## LED_flow
module LED_flow(
  input      i_clk,                     
  input      i_rst_n,                   
  input      pause,                     
  output reg [6:0] keyboard_val,        
  output reg [7:0] keyboard             
 );
Settings: LEC_CHECK=0, ABC_AREA=1, CAP_MARGIN=20, CORE_MARGIN=2, CORE_UTILIZATION=70, CTS_CLUSTER_DIAMETER=351, CTS_CLUSTER_SIZE=31, PLACE_DENSITY=0.6, SLEW_MARGIN=20; clock period 9.75 ns.
run.sh (not shown) runs the stock make flow with config.mk's settings and CLKGATE_MAP_FILE=.
The baseline died in 3_5_place_dp.
Next try:
Settings changed: ABC_AREA 1 to default, CORE_UTILIZATION 70 to 64, CTS_CLUSTER_DIAMETER 351 to default, CTS_CLUSTER_SIZE 31 to default.
Clock period 9.75 ns to 36.1 ns, I/O delays scaled along.
What happened: Now the flow ran to the end with no violations; area after synthesis went down by 0.62%; die area went up by 8.5%; synthesized cell count went down by 15%.
Next try:
Settings changed: CORE_UTILIZATION 64 to 65, SETUP_SLACK_MARGIN from default to 3.7, TNS_END_PERCENT from default to 5.
Clock period 36.1 ns to 13.5 ns, I/O delays scaled along.
After rerunning:
- The changed run failed in 5_1_grt, error GRT-0116
- area after synthesis does not change
- die area came out lower by 1.5%
- synthesized cell count is unchanged
Next try:
Settings changed: CORE_UTILIZATION 65 to 40, SETUP_SLACK_MARGIN 3.7 to default, TNS_END_PERCENT 5 to default.
Clock period 13.5 ns to 24.3 ns, I/O delays scaled along.
With this change the flow completed without violations.
Synthesized cell count does not change.
Die area rose by 61%.
Area after synthesis is unchanged.
Next try:
Settings changed: CORE_UTILIZATION 40 to 64, PLACE_DENSITY 0.6 to default.
Clock period 24.3 ns to 13.5 ns, I/O delays scaled along.
What happened: With this change the flow did not get past 4_1_cts (DPL-0033); die area falls by 37%; synthesized area is unchanged; synthesized cell count stays the same.
Next try:
Settings changed: CORE_UTILIZATION 64 to 72, PLACE_DENSITY_LB_ADDON from default to 0.19, SETUP_SLACK_MARGIN from default to 3.95.
Clock period 13.5 ns to 25.5 ns, I/O delays scaled along.
After rerunning: The new run completed without violations; die size falls by 11%; area after synthesis stays the same; synthesized cell count is unchanged.

---

The RTL this note starts from:
==> flow/design.v <==
`timescale 1ns / 1ps
module LED_flow(
  input      i_clk,                     
  input      i_rst_n,                   
  input      pause,                     
  output reg [6:0] keyboard_val,        
  output reg [7:0] keyboard             
 );
reg [1:0] cnt2;                         
reg [3:0] flag;                         
reg [23:0] flag_time;                   
reg key_clk_sec;                        
reg key_clk_sec_d;
reg [1:0] cnt;                          
reg key_clk_d;
wire key_clk  = cnt[1];                 
wire sec_tick = key_clk_sec & ~key_clk_sec_d;
wire scan_tick = key_clk & ~key_clk_d;
always @ (posedge i_clk)
   begin
     if (i_rst_n) begin
         cnt <= 2'd0;
         cnt2 <= 2'd0;
         key_clk_sec <= 1'b0;
         key_clk_sec_d <= 1'b0;
         key_clk_d <= 1'b0;
     end else begin
         cnt <= cnt + 1'b1;
         cnt2 <= (cnt2 + 1'b1) % 2'd3;
         if(cnt2 < 2'd1)
             key_clk_sec <= 1'b1;
         else
             key_clk_sec <= 1'b0;
         key_clk_sec_d <= key_clk_sec;
         key_clk_d <= key_clk;
     end
   end
always @ (posedge i_clk)
  begin
    if (i_rst_n)
        flag_time <= 24'b0;
    else if(sec_tick && !pause)
        flag_time <= (flag_time + 1'b1) % 24'd8640000;
  end
always @ (posedge i_clk)
  if (i_rst_n) begin
    flag <= 4'd0;
    keyboard <= 8'b1111_1111;
    keyboard_val <= 7'b1111111;
  end else if (scan_tick)
  begin
    flag <= (flag + 1'b1) % 4'd8;
    case(flag)
       4'h0:begin
                keyboard <= 8'b0111_1111;    
                case((flag_time / 19'd360000) / 4'd10)
                4'd0:keyboard_val <= 7'b0000001;
                4'd1:keyboard_val <= 7'b1001111;
                4'd2:keyboard_val <= 7'b0010010;
                4'd3:keyboard_val <= 7'b0000110;
                4'd4:keyboard_val <= 7'b1001100;
                4'd5:keyboard_val <= 7'b0100100;
                4'd6:keyboard_val <= 7'b0100000;
                4'd7:keyboard_val <= 7'b0001111;
                4'd8:keyboard_val <= 7'b0000000;
                4'd9:keyboard_val <= 7'b0001100;
                endcase
            end
       4'h1:begin
                keyboard <= 8'b1011_1111;    
                case((flag_time / 19'd360000) % 4'd10)
                4'd0:keyboard_val <= 7'b0000001;
                4'd1:keyboard_val <= 7'b1001111;
                4'd2:keyboard_val <= 7'b0010010;
                4'd3:keyboard_val <= 7'b0000110;
                4'd4:keyboard_val <= 7'b1001100;
                4'd5:keyboard_val <= 7'b0100100;
                4'd6:keyboard_val <= 7'b0100000;
                4'd7:keyboard_val <= 7'b0001111;
                4'd8:keyboard_val <= 7'b0000000;
                4'd9:keyboard_val <= 7'b0001100;
                endcase
            end
       4'h2:begin
                keyboard <= 8'b1101_1111;    
                case(((flag_time / 13'd6000) % 6'd60) / 4'd10)
                4'd0:keyboard_val <= 7'b0000001;
                4'd1:keyboard_val <= 7'b1001111;
                4'd2:keyboard_val <= 7'b0010010;
                4'd3:keyboard_val <= 7'b0000110;
                4'd4:keyboard_val <= 7'b1001100;
                4'd5:keyboard_val <= 7'b0100100;
                4'd6:keyboard_val <= 7'b0100000;
                4'd7:keyboard_val <= 7'b0001111;
                4'd8:keyboard_val <= 7'b0000000;
                4'd9:keyboard_val <= 7'b0001100;
                endcase
            end
       4'h3:begin
                keyboard <= 8'b1110_1111;    
                case(((flag_time / 13'd6000) % 6'd60) % 4'd10)
                4'd0:keyboard_val <= 7'b0000001;
                4'd1:keyboard_val <= 7'b1001111;
                4'd2:keyboard_val <= 7'b0010010;
                4'd3:keyboard_val <= 7'b0000110;
                4'd4:keyboard_val <= 7'b1001100;
                4'd5:keyboard_val <= 7'b0100100;
                4'd6:keyboard_val <= 7'b0100000;
                4'd7:keyboard_val <= 7'b0001111;
                4'd8:keyboard_val <= 7'b0000000;
                4'd9:keyboard_val <= 7'b0001100;
                endcase
            end
       4'h4:begin
                keyboard <= 8'b1111_0111;    
                case(((flag_time / 7'd100) % 6'd60) / 4'd10)
                4'd0:keyboard_val <= 7'b0000001;
                4'd1:keyboard_val <= 7'b1001111;
                4'd2:keyboard_val <= 7'b0010010;
                4'd3:keyboard_val <= 7'b0000110;
                4'd4:keyboard_val <= 7'b1001100;
                4'd5:keyboard_val <= 7'b0100100;
                4'd6:keyboard_val <= 7'b0100000;
                4'd7:keyboard_val <= 7'b0001111;
                4'd8:keyboard_val <= 7'b0000000;
                4'd9:keyboard_val <= 7'b0001100;
                endcase
            end
       4'h5:begin
                keyboard <= 8'b1111_1011;    
                case(((flag_time / 7'd100) % 6'd60) % 4'd10)
                4'd0:keyboard_val <= 7'b0000001;
                4'd1:keyboard_val <= 7'b1001111;
                4'd2:keyboard_val <= 7'b0010010;
                4'd3:keyboard_val <= 7'b0000110;
                4'd4:keyboard_val <= 7'b1001100;
                4'd5:keyboard_val <= 7'b0100100;
                4'd6:keyboard_val <= 7'b0100000;
                4'd7:keyboard_val <= 7'b0001111;
                4'd8:keyboard_val <= 7'b0000000;
                4'd9:keyboard_val <= 7'b0001100;
                endcase
            end
       4'h6:begin
                keyboard <= 8'b1111_1101;    
                case((flag_time % 7'd100)/4'd10)
                4'd0:keyboard_val <= 7'b0000001;
                4'd1:keyboard_val <= 7'b1001111;
                4'd2:keyboard_val <= 7'b0010010;
                4'd3:keyboard_val <= 7'b0000110;
                4'd4:keyboard_val <= 7'b1001100;
                4'd5:keyboard_val <= 7'b0100100;
                4'd6:keyboard_val <= 7'b0100000;
                4'd7:keyboard_val <= 7'b0001111;
                4'd8:keyboard_val <= 7'b0000000;
                4'd9:keyboard_val <= 7'b0001100;
                endcase
            end
       4'h7:begin
                keyboard <= 8'b1111_1110;    
                case(flag_time % 4'd10)
                4'd0:keyboard_val <= 7'b0000001;
                4'd1:keyboard_val <= 7'b1001111;
                4'd2:keyboard_val <= 7'b0010010;
                4'd3:keyboard_val <= 7'b0000110;
                4'd4:keyboard_val <= 7'b1001100;
                4'd5:keyboard_val <= 7'b0100100;
                4'd6:keyboard_val <= 7'b0100000;
                4'd7:keyboard_val <= 7'b0001111;
                4'd8:keyboard_val <= 7'b0000000;
                4'd9:keyboard_val <= 7'b0001100;
                endcase
            end
    endcase
  end
endmodule
export LEC_CHECK = 0
export CAP_MARGIN = 20
export CORE_MARGIN = 2
export CORE_UTILIZATION = 65
export HOLD_SLACK_MARGIN = -0.07
export SETUP_SLACK_MARGIN = 0.44
export SLEW_MARGIN = 20
export TNS_END_PERCENT = 5
create_clock -name core_clock -period 19.7 [get_ports {i_clk}]
The starting point completed and failed the layout checks on negative setup slack.
Edit:
Settings changed: ABC_AREA set to 1, CORE_UTILIZATION 65 to 69, HOLD_SLACK_MARGIN -0.07 to unset, PLACE_DENSITY set to 0.6, SETUP_SLACK_MARGIN 0.44 to unset, TNS_END_PERCENT 5 to unset.
Clock period 19.7 ns to 36.1 ns, I/O delays scaled along.
Effect: Now the flow completed without violations. Wire length fell by a quarter to a third. Worst setup slack improved by 4.1 ns. Final cell count rises by a little under a tenth. Synthesized area went up slightly. Clock skew decreases by 0.0031 ns. Maximum frequency decreases by well over a third. Via count is lower by about a fifth.
Edit:
Settings changed: ABC_AREA 1 to unset, CORE_UTILIZATION 69 to 56, PLACE_DENSITY 0.6 to unset, SETUP_SLACK_MARGIN set to 3.9.
Clock period 36.1 ns to 13.5 ns, I/O delays scaled along.
Result: With this change the flow completed and failed the layout checks on negative setup slack; die area went up by 22%; clock skew rose by 0.0057 ns; final area came out higher by 54%.
Edit:
Settings changed: CORE_UTILIZATION 56 to 65, PLACE_DENSITY set to 0.6, SETUP_SLACK_MARGIN 3.9 to unset, TNS_END_PERCENT set to 5.
Clock period 13.5 ns to 19.4 ns, I/O delays scaled along.
What happened: The changed run finished but fails on negative setup slack; design area fell by 21%; setup slack gets better by 8.2 ns; via count fell by 19%; global-route usage fell by 5.6 points; count of clock-buffer cells in the layout does not change; cell count fell by 18%; maximum frequency rose by 11%; wire length fell by 30%.

---

Setup of job 101:
RTL: the design.v shown in full above, as it stands there.
clock: 19.7 ns
lec_check: 0
abc_area: 1
cap_margin: 20
core_margin: 2
core_utilization: 65
cts_cluster_diameter: 246
hold_slack_margin: -0.07
place_density_lb_addon: 0.01
setup_slack_margin: 0.44
slew_margin: 20
tns_end_percent: 5
Job 101 never completed, since it errored out during global routing (5_1_grt).
--- input diff job 101..job 102 ---
- a deleted HOLD_SLACK_MARGIN that had been -0.07
- a deleted PLACE_DENSITY_LB_ADDON that had been 0.01
- a change of CORE_UTILIZATION from 65 to 28
- a deleted ABC_AREA that had been 1
- a deleted CTS_CLUSTER_DIAMETER that had been 246
- a deleted TNS_END_PERCENT that had been 5
- an added PLACE_DENSITY of 0.6
- a deleted SETUP_SLACK_MARGIN that had been 0.44
- a change of the clock period (ns, I/O delays scaled along) from 19.7 to 24.3
[summary]
- Job 102: PASS, flow complete, no timing, DRC or antenna violations
- Placed cell area of job 102 falls short of that of job 101 by more than 10%.
- Diff job 101 -> job 102: area of the synthesized netlist per yosys stat fell about 0.6%, die size rose 130%.
- Going from job 101 to job 102, number of nets produced by synthesis shrank by 676; part of the Yosys area used for sequential elements held steady.
- Re xor and xnor area share after synthesis: job 102 is 4.3 points up on job 101.
- Job 102 ends up with a post-synthesis instance total that is about 15% lower than in job 101.
- [job 102] count of placed standard cells including taps fell 1153 relative to job 101
- Relative to job 101, distinct cell type count of the synthesized netlist has increased by 58 in job 102.
- Delta (job 102 minus job 101): compound-gate portion of the synthesized area higher, arithmetic-cell share of the synthesized area counting full adders, half adders and majority gates higher.
What job 103 does differently from job 102 at the input level:
- CORE_UTILIZATION: 28 -> 51
- ABC_AREA: unset -> 1
- the clock period (ns, I/O delays scaled along): 24.3 -> 18.9
==> comparison <==
Finished, but not clean: job 103, with negative setup slack. Going from job 102 to job 103, non-filler instance count after layout rose by about 30%.

---

== run 1 ==
RTL: the design.v shown in full above, as it stands there.
Settings: LEC_CHECK=0, ABC_AREA=1, CAP_MARGIN=20, CORE_MARGIN=2, CORE_UTILIZATION=72, CTS_CLUSTER_SIZE=96, PLACE_DENSITY=0.6, SLEW_MARGIN=20; clock period 32.8 ns.
| run 1 | all stages done | FAIL | negative setup slack |
Relative to run 1, the following input files were edited for run 2:
# run 1
export LEC_CHECK = 0
export ABC_AREA = 1
export CAP_MARGIN = 20
export CORE_MARGIN = 2
export CORE_UTILIZATION = 72
export CTS_CLUSTER_SIZE = 96
export PLACE_DENSITY = 0.6
export SLEW_MARGIN = 20
create_clock -name core_clock -period 32.8 [get_ports {i_clk}]
# run 2
export LEC_CHECK = 0
export CAP_MARGIN = 20
export CORE_MARGIN = 2
export CORE_UTILIZATION = 65
export PLACE_DENSITY = 0.6
export SLEW_MARGIN = 20
export TNS_END_PERCENT = 5
create_clock -name core_clock -period 19.7 [get_ports {i_clk}]
Notes after the runs:
In the reports for run 2 and run 1, the larger gate count after technology mapping belongs to run 1.
Summary of the comparison: share of the core filled with cells is lower in run 2, relative to run 1.
The final report for run 2 shows a completed flow and a layout that fails verification, specifically negative setup slack.
Via count: run 2 vs run 1 up about 13%
Setup changes, run 2 to run 3
# run 2
export LEC_CHECK = 0
export CAP_MARGIN = 20
export CORE_MARGIN = 2
export CORE_UTILIZATION = 65
export PLACE_DENSITY = 0.6
export SLEW_MARGIN = 20
export TNS_END_PERCENT = 5
create_clock -name core_clock -period 19.7 [get_ports {i_clk}]
# run 3
export LEC_CHECK = 0
export ABC_AREA = 1
export CAP_MARGIN = 20
export CORE_MARGIN = 2
export CORE_UTILIZATION = 72
export PLACE_DENSITY_LB_ADDON = 0.2
export SLEW_MARGIN = 20
export TNS_END_PERCENT = 5
create_clock -name core_clock -period 19.4 [get_ports {i_clk}]
==> results <==
The post-synthesis share of cell area spent on and-or and or-and gates reported for run 3 is smaller than that of run 2 by 31 points. Run 3: it failed during clock tree synthesis (4_1_cts), and the tool reported DPL-0038. Run 3 vs run 2: final weighted congestion of routability-driven global placement down in run 3. Run 3: post-synthesis share of cell area spent on and, or, nand and nor gates 31 points above run 2. Area reported by Yosys stat: run 3 > run 2.
For run 4, these inputs were changed with respect to run 3:
# run 3
export LEC_CHECK = 0
export ABC_AREA = 1
export CAP_MARGIN = 20
export CORE_MARGIN = 2
export CORE_UTILIZATION = 72
export PLACE_DENSITY_LB_ADDON = 0.2
export SLEW_MARGIN = 20
export TNS_END_PERCENT = 5
create_clock -name core_clock -period 19.4 [get_ports {i_clk}]
# run 4
export LEC_CHECK = 0
export ABC_AREA = 0
export CAP_MARGIN = 20
export CORE_MARGIN = 2
export CORE_UTILIZATION = 72
export PLACE_DENSITY = 0.35
export SETUP_SLACK_MARGIN = 2.05
export SLEW_MARGIN = 20
create_clock -name core_clock -period 11.7 [get_ports {i_clk}]
Status: run 4 FAILED at detailed placement (3_5_place_dp) (tool error)
Compared to run 3, run 4 was floorplanned on a smaller die.
Run 4 against run 3: core area decreased about 0.5%; area figure in the yosys stat output decreased 0.62%; number of cells produced by synthesis decreased 676; area of the mapped netlist decreased 0.62%.
Relative to run 4, the following input files were edited for run 5:
# run 4
export LEC_CHECK = 0
export ABC_AREA = 0
export CAP_MARGIN = 20
export CORE_MARGIN = 2
export CORE_UTILIZATION = 72
export PLACE_DENSITY = 0.35
export SETUP_SLACK_MARGIN = 2.05
export SLEW_MARGIN = 20
create_clock -name core_clock -period 11.7 [get_ports {i_clk}]
# run 5
export LEC_CHECK = 0
export ABC_AREA = 1
export CAP_MARGIN = 20
export CORE_MARGIN = 2
export CORE_UTILIZATION = 70
export PLACE_DENSITY = 0.6
export SLEW_MARGIN = 20
create_clock -name core_clock -period 11.6 [get_ports {i_clk}]
### Flow results
- Run 5 did not run to completion, as it errored out during detailed placement (3_5_place_dp).
- Run 5 has die outline area above what run 4 had.
- Compared with run 4, in run 5 cell area after technology mapping rose 160 sq um, synthesis area per yosys up about 0.6%, fraction of the core area occupied by cells at floorplan shrank by 1.8 points, share of synthesized area occupied by flip-flops and latches has remained practically unchanged, die outline height increased 1.7%.
Input-level comparison between run 6 and run 5:
# run 5
export LEC_CHECK = 0
export ABC_AREA = 1
export CAP_MARGIN = 20
export CORE_MARGIN = 2
export CORE_UTILIZATION = 70
export PLACE_DENSITY = 0.6
export SLEW_MARGIN = 20
create_clock -name core_clock -period 11.6 [get_ports {i_clk}]
# run 6
export LEC_CHECK = 0
export CAP_MARGIN = 20
export CORE_MARGIN = 2
export CORE_UTILIZATION = 40
export PLACE_DENSITY = 0.6
export SLEW_MARGIN = 20
create_clock -name core_clock -period 25.0 [get_ports {i_clk}]
--- outcome ---
In summary, run 6 completed successfully, with a layout that passed the timing, DRC and antenna checks.
Taking run 5 as the reference, in run 6 post-synthesis average cell area has increased; area after synthesis now smaller; area fraction in mux cells went up by 4.0 points.
Row adder-cell share of the synthesized area: run 6 higher / run 5 lower
Die area | run 6 > run 5
NOTE chip area from the yosys synthesis statistics run 5->run 6 decreased slightly
Run 6: floorplan die height higher than run 5
